== run A ==
## top_nexys_a7
module top_nexys_a7 (
    input logic clock,       
    input logic reset,
    input logic hx711_data_in,
    output logic hx711_sclk_out,
    output logic [5:0] states_led,
    output logic [7:0] DDP,
    output logic [7:0] AN
);
Size in the first run: ~5700 cells after synthesis, ~50000 sq um of cells after synthesis.
clock: 40.0 ns
lec_check: 0
cap_margin: 20
cell_pad_in_sites_detail_placement: 1
cell_pad_in_sites_global_placement: 0
core_margin: 2
core_utilization: 31
hold_slack_margin: -0.1
max_routing_layer: met4
min_routing_layer: met2
place_density: 0.36
slew_margin: 20
run.sh (not shown) runs the stock make flow with config.mk's settings and CLKGATE_MAP_FILE=.
Both conditions hold for run A: the flow ran to the end and the final layout passed the timing, DRC and antenna checks.
For run B, these inputs were changed with respect to run A:
- PLACE_DENSITY: 0.36 -> unset
- MAX_ROUTING_LAYER: met4 -> unset
- HOLD_SLACK_MARGIN: -0.1 -> unset
- CELL_PAD_IN_SITES_DETAIL_PLACEMENT: 1 -> unset
- CELL_PAD_IN_SITES_GLOBAL_PLACEMENT: 0 -> unset
- MIN_ROUTING_LAYER: met2 -> unset
- CORE_UTILIZATION: 31 -> 40
- the clock period (ns, I/O delays scaled along): 40.0 -> 24.1
Final checks on run B, whose flow otherwise completed, came back failing, citing setup timing.
Run B ends up with a sequential share of layout area that is 2.3 points lower than in run A.
Cmp run A and run B / total number of H-tree levels / lower: run B
Diff run B..run A | initial antenna violation count | unchanged
## Diff of input files: run C against run B
- setting ABC_AREA to 1 for the first time
- changing CORE_UTILIZATION from 40 to 68
- changing the clock period (ns, I/O delays scaled along) from 24.1 to 43.1
### Flow results
- Run C has completed all stages; timing, DRC and antenna checks passed.
- On die span in y: between run B and run C, it ends up higher for run B.
- Looking at area overhead of the layout relative to synthesis across run B and run C, the one that comes out higher is run B.
- Per-cell via count in the routed design ends up lower on run B.
- On run C: total global routing track utilization is 13 points higher than what run B gave.
- As of run C, post-detailed-route wirelength per cell had fallen by a few percent compared to run B.
- Going from run B to run C, worst hold slack lower, utilization +25 points, number of rows in the core area went down.
- Vias: run C above run B
- Run C against run B: inverter count went up; post-layout period usage of the worst path went down.
diff inputs: run C => run D
- clearing ABC_AREA, which used to be 1
- swapping 68 for 40 in CORE_UTILIZATION
- swapping 43.1 for 40.0 in the clock period (ns, I/O delays scaled along)
Findings:
Compared with run C, in run D cell area after layout grew by 1200 sq um, worst-skew pair later-pin latency held steady, portion of total power attributed to combinational logic held steady, placement-stage cell area grew by 1400 sq um, instance count after placement with tap cells included shrank by 771.
In the tables for run D and run C, routed wire length reads lower with run D.
For run C, the endpoint of the worst setup timing path was DDP[4], unlike run D, where it was DDP[6].


job 2353:
top_nexys_a7 again, from the RTL that the note above started with.
## top_nexys_a7
module top_nexys_a7 (
    input logic clock,       
    input logic reset,
    input logic hx711_data_in,
    output logic hx711_sclk_out,
    output logic [5:0] states_led,
    output logic [7:0] DDP,
    output logic [7:0] AN
);
Settings: LEC_CHECK=0, CAP_MARGIN=30, CELL_PAD_IN_SITES_DETAIL_PLACEMENT=1, CELL_PAD_IN_SITES_GLOBAL_PLACEMENT=3, CORE_ASPECT_RATIO=1.39, CORE_MARGIN=2, CORE_UTILIZATION=31, CTS_CLUSTER_SIZE=86, GPL_ROUTABILITY_DRIVEN=0, HOLD_SLACK_MARGIN=0.29, MAX_ROUTING_LAYER=met4, MIN_ROUTING_LAYER=met2, PLACE_DENSITY=0.36, SLEW_MARGIN=20, TNS_END_PERCENT=70; clock period 33.2 ns.
Edits applied to the flow inputs when going from job 2353 to job 798:
- a deleted CELL_PAD_IN_SITES_DETAIL_PLACEMENT that had been 1
- a deleted GPL_ROUTABILITY_DRIVEN that had been 0
- a deleted TNS_END_PERCENT that had been 70
- a deleted CELL_PAD_IN_SITES_GLOBAL_PLACEMENT that had been 3
- a deleted HOLD_SLACK_MARGIN that had been 0.29
- a change of CAP_MARGIN from 30 to 20
- a deleted PLACE_DENSITY that had been 0.36
- a deleted MAX_ROUTING_LAYER that had been met4
- a deleted MIN_ROUTING_LAYER that had been met2
- a deleted CORE_ASPECT_RATIO that had been 1.39
- a deleted CTS_CLUSTER_SIZE that had been 86
- a change of CORE_UTILIZATION from 31 to 65
- a change of the clock period (ns, I/O delays scaled along) from 33.2 to 19.3
### Flow results
Across job 2353 and job 798, a clean result was obtained everywhere but in job 798.
Job 798: flow complete, layout not clean; failing: negative setup slack
Summary of job 798 over job 2353: power increased by 1.1 mW relative to the old numbers; combinational fraction of design power dropped 0.2 points.
Relative to job 2353, the die size measured on job 798 has decreased by more than half.
Compared with job 2353, in job 798 final cell count without fillers has decreased; number of global-route vias before repair fell by 20835; horizontal die dimension went down.
Between job 798 and job 2353, it is job 798 whose sequential power is higher, by about 70%.
Delta (job 798 minus job 2353): setup fix buffers added after clock tree synthesis now larger, clock latency at the later pin of the worst-skew pair now smaller.
Job 798 vs job 2353, non-clock buffer count went up by 1028.
## Diff of input files: job 1890 against job 798
- changing CORE_UTILIZATION from 65 to 40
- changing the clock period (ns, I/O delays scaled along) from 19.3 to 34.4
- The final layout from job 1890, which completed every stage, passed the timing, DRC and antenna checks at the end of the flow.
- Clock skew after layout (higher): job 798
- Diff job 798 -> job 1890: multi-input logic area down about 6%, number of clock buffer instances in the layout up about 6%.
- Compared with job 798, in job 1890 non-clock buffer count -95%, final setup TNS now sits higher, via count shows a reduction of 6274.
[inputs] job 284 vs job 1890
- changing CAP_MARGIN from 20 to 0
- setting CTS_CLUSTER_DIAMETER to 381 for the first time
- changing CORE_UTILIZATION from 40 to 72
- setting SETUP_SLACK_MARGIN to 2.16 for the first time
- changing the clock period (ns, I/O delays scaled along) from 34.4 to 15.0
Findings:
- As the logs show, job 284 stopped at global routing after a tool error, so it never reached the end of the flow.
- HPWL after detailed placement for job 284 is higher than for job 1890.
- Number of flops mapped to enable cells by yosys came out exactly the same in job 1890 and job 284.
- Re number of resized instances in the post-cts repair step: job 284 is 194 up on job 1890.
Input changes introduced in job 9365 (baseline for comparison: job 284):
- PLACE_DENSITY: unset -> 0.36
- CTS_CLUSTER_DIAMETER: 381 -> unset
- ABC_AREA: unset -> 1
- CAP_MARGIN: 0 -> 20
- CTS_CLUSTER_SIZE: unset -> 74
- SETUP_SLACK_MARGIN: 2.16 -> 5.0
- the clock period (ns, I/O delays scaled along): 15.0 -> 19.3
--- outcome ---
[flow] job 9365 | stages: complete | final checks: fail | reason: negative setup slack. Re number of clock sinks seen by CTS: no difference whatsoever between job 9365 and job 284. The number of placed instances, taps included of job 9365 exceeds that of job 284 by about 6%. Re number of synthesized flops with an enable pin: no difference whatsoever between job 284 and job 9365. As of job 9365, post-synthesis instance total had risen by more than 10% compared to job 284.
Inputs modified between job 9365 and job 8685:
- swapping 5.0 for 4.9 in SETUP_SLACK_MARGIN
- putting PLACE_DENSITY_LB_ADDON at 0.2 where nothing was set
- clearing CTS_CLUSTER_SIZE, which used to be 74
- clearing PLACE_DENSITY, which used to be 0.36
- putting CTS_CLUSTER_DIAMETER at 269 where nothing was set
- swapping 19.3 for 19.1 in the clock period (ns, I/O delays scaled along)
Although job 8685 finished all stages, its layout failed final checks on max-capacitance violations, max-slew violations, negative setup slack.
Note that the number of setup buffers added after CTS recorded for job 9365 amounts to 1.2 times the value seen in job 8685.
Going from job 9365 to job 8685, internal power did not really move; number of buffers other than clock buffers in the final layout moved down.
Relative to job 9365, the worst supply voltage drop on vdd measured on job 8685 has increased by a few percent.
Run comparison: job 9365 highest metal layer with signal wires met5; job 8685 highest metal layer with signal wires met4
STATUS pre-CTS setup slack: job 8685 loses against job 9365
Per the comparison of job 8685 with job 9365, routed length on met1 fell about 3%; sequential fraction of total cell area about even; post-CTS resize count rose 1.


## run 1
top_nexys_a7 again, from the RTL that the note above started with.
Settings: LEC_CHECK=0, CAP_MARGIN=10, CELL_PAD_IN_SITES_DETAIL_PLACEMENT=0, CELL_PAD_IN_SITES_GLOBAL_PLACEMENT=1, CORE_MARGIN=2, CORE_UTILIZATION=30, CTS_CLUSTER_SIZE=73, GPL_ROUTABILITY_DRIVEN=0, PLACE_DENSITY=0.39, SETUP_SLACK_MARGIN=5.0, SLEW_MARGIN=20; clock period 33.9 ns.
Run 1 reached the end of the flow, and the finished layout is clean on the timing, DRC and antenna checks.
#### Input delta (run 2 over run 1)
- CTS_CLUSTER_SIZE: 73 -> unset
- MAX_ROUTING_LAYER: unset -> met5
- CAP_MARGIN: 10 -> 20
- CORE_UTILIZATION: 30 -> 44
- CELL_PAD_IN_SITES_GLOBAL_PLACEMENT: 1 -> unset
- PLACE_DENSITY: 0.39 -> 0.4
- GPL_TIMING_DRIVEN: unset -> 0
- SETUP_SLACK_MARGIN: 5.0 -> 0.92
- the clock period (ns, I/O delays scaled along): 33.9 -> 22.7
Final checks on run 2, whose flow otherwise completed, came back failing, citing setup timing.
Number of diodes added for antenna fixing ends up lower on run 2.
Run 2 consumes more power than run 1 does.
Per the comparison of run 2 with run 1, reported max-cap violation count ~0 delta; aggregate global-route resource usage +5.7 points.
The following lists how run 3 was set up differently from run 2:
- GPL_TIMING_DRIVEN removed (was 0)
- CAP_MARGIN changed from 20 to 10
- CTS_CLUSTER_SIZE newly set to 43
- CELL_PAD_IN_SITES_GLOBAL_PLACEMENT newly set to 3
- PLACE_DENSITY changed from 0.4 to 0.39
- SETUP_SLACK_MARGIN removed (was 0.92)
- CORE_UTILIZATION changed from 44 to 30
- MAX_ROUTING_LAYER removed (was met5)
- the clock period (ns, I/O delays scaled along) changed from 22.7 to 33.9
==> results <==
- Run 3: full flow OK, the timing, DRC and antenna checks passed
- Run 3 vs run 2, instance count: run 3 higher
- Delta (run 3 minus run 2): number of well-tap cells placed shows an increase of about 46%, power after layout shows a reduction of about 30%, cell leakage power shows a reduction of 6.8%.
- Global routing met3 resource utilization in run 3 is 0.48 points below run 2.
- Per the comparison of run 3 with run 2, count of nets after finishing dropped 377; final wirelength climbed about 7%.
- Run 3 ends up with higher average detailed-routed wire length per instance than run 2 does.
- Comparing run 2 and run 3, the higher chip width was measured on run 3.
- Run 3 vs. run 2: combinational fraction of design power moved down, DRC violations left now sits at about the same level.
diff inputs: run 3 => run 4
- CTS_CLUSTER_SIZE now 10, was 43
- CELL_PAD_IN_SITES_GLOBAL_PLACEMENT no longer set, was 3
- SETUP_SLACK_MARGIN now -0.36, previously not set
- ABC_AREA now 1, previously not set
- CTS_CLUSTER_DIAMETER now 400, previously not set
- CORE_UTILIZATION now 72, was 30
- CELL_PAD_IN_SITES_DETAIL_PLACEMENT no longer set, was 0
- CAP_MARGIN now 20, was 10
- GPL_ROUTABILITY_DRIVEN no longer set, was 0
- the clock period (ns, I/O delays scaled along) now 19.1, was 33.9
Ran to the end and failed final checks on setup timing: run 4. Final cell count (higher): run 4. Routed wire in run 4 totals less than in run 3. Run 3 → run 4: area of the synthesized netlist per yosys stat lower, sum of routed wire segments on met1 went down by 19000 um, final total negative setup slack shows a reduction of 0.83 ns, number of ordinary inverters in the final layout picked up an extra 794, global-route usage over all layers saw an increase. Main power-consuming group = clock: run 3; main power-consuming group = registers: run 4. Area of all placed cells without fillers: lower on run 4. Delta(fraction of the core area covered by cells at the end of the flow, run 4 - run 3) > 0. Of the two values seen for launching instance or port of the critical path, display_stable_val[15] was produced by run 4 and display_stable_val[8] by run 3.
Changes in run 5 relative to run 4:
- ABC_AREA: 1 -> unset
- PLACE_DENSITY: 0.39 -> unset
- CTS_CLUSTER_DIAMETER: 400 -> unset
- CORE_UTILIZATION: 72 -> 66
- CTS_CLUSTER_SIZE: 10 -> unset
- SETUP_SLACK_MARGIN: -0.36 -> 5.0
- the clock period (ns, I/O delays scaled along): 19.1 -> 26.7
Notes after the runs:
Die outline height, run 4 and run 5: larger value in run 5
Run 5 completed; timing, DRC and antenna clean
Run 5 ended with more area growth from synthesis to layout than run 4.
Compared with run 4, in run 5 maximum net fanout on the critical path increased by 1 relative to the old numbers, aoi/oai-family share of the synthesized area rose 9.0 points.
Power and IR drop assume default switching activity.
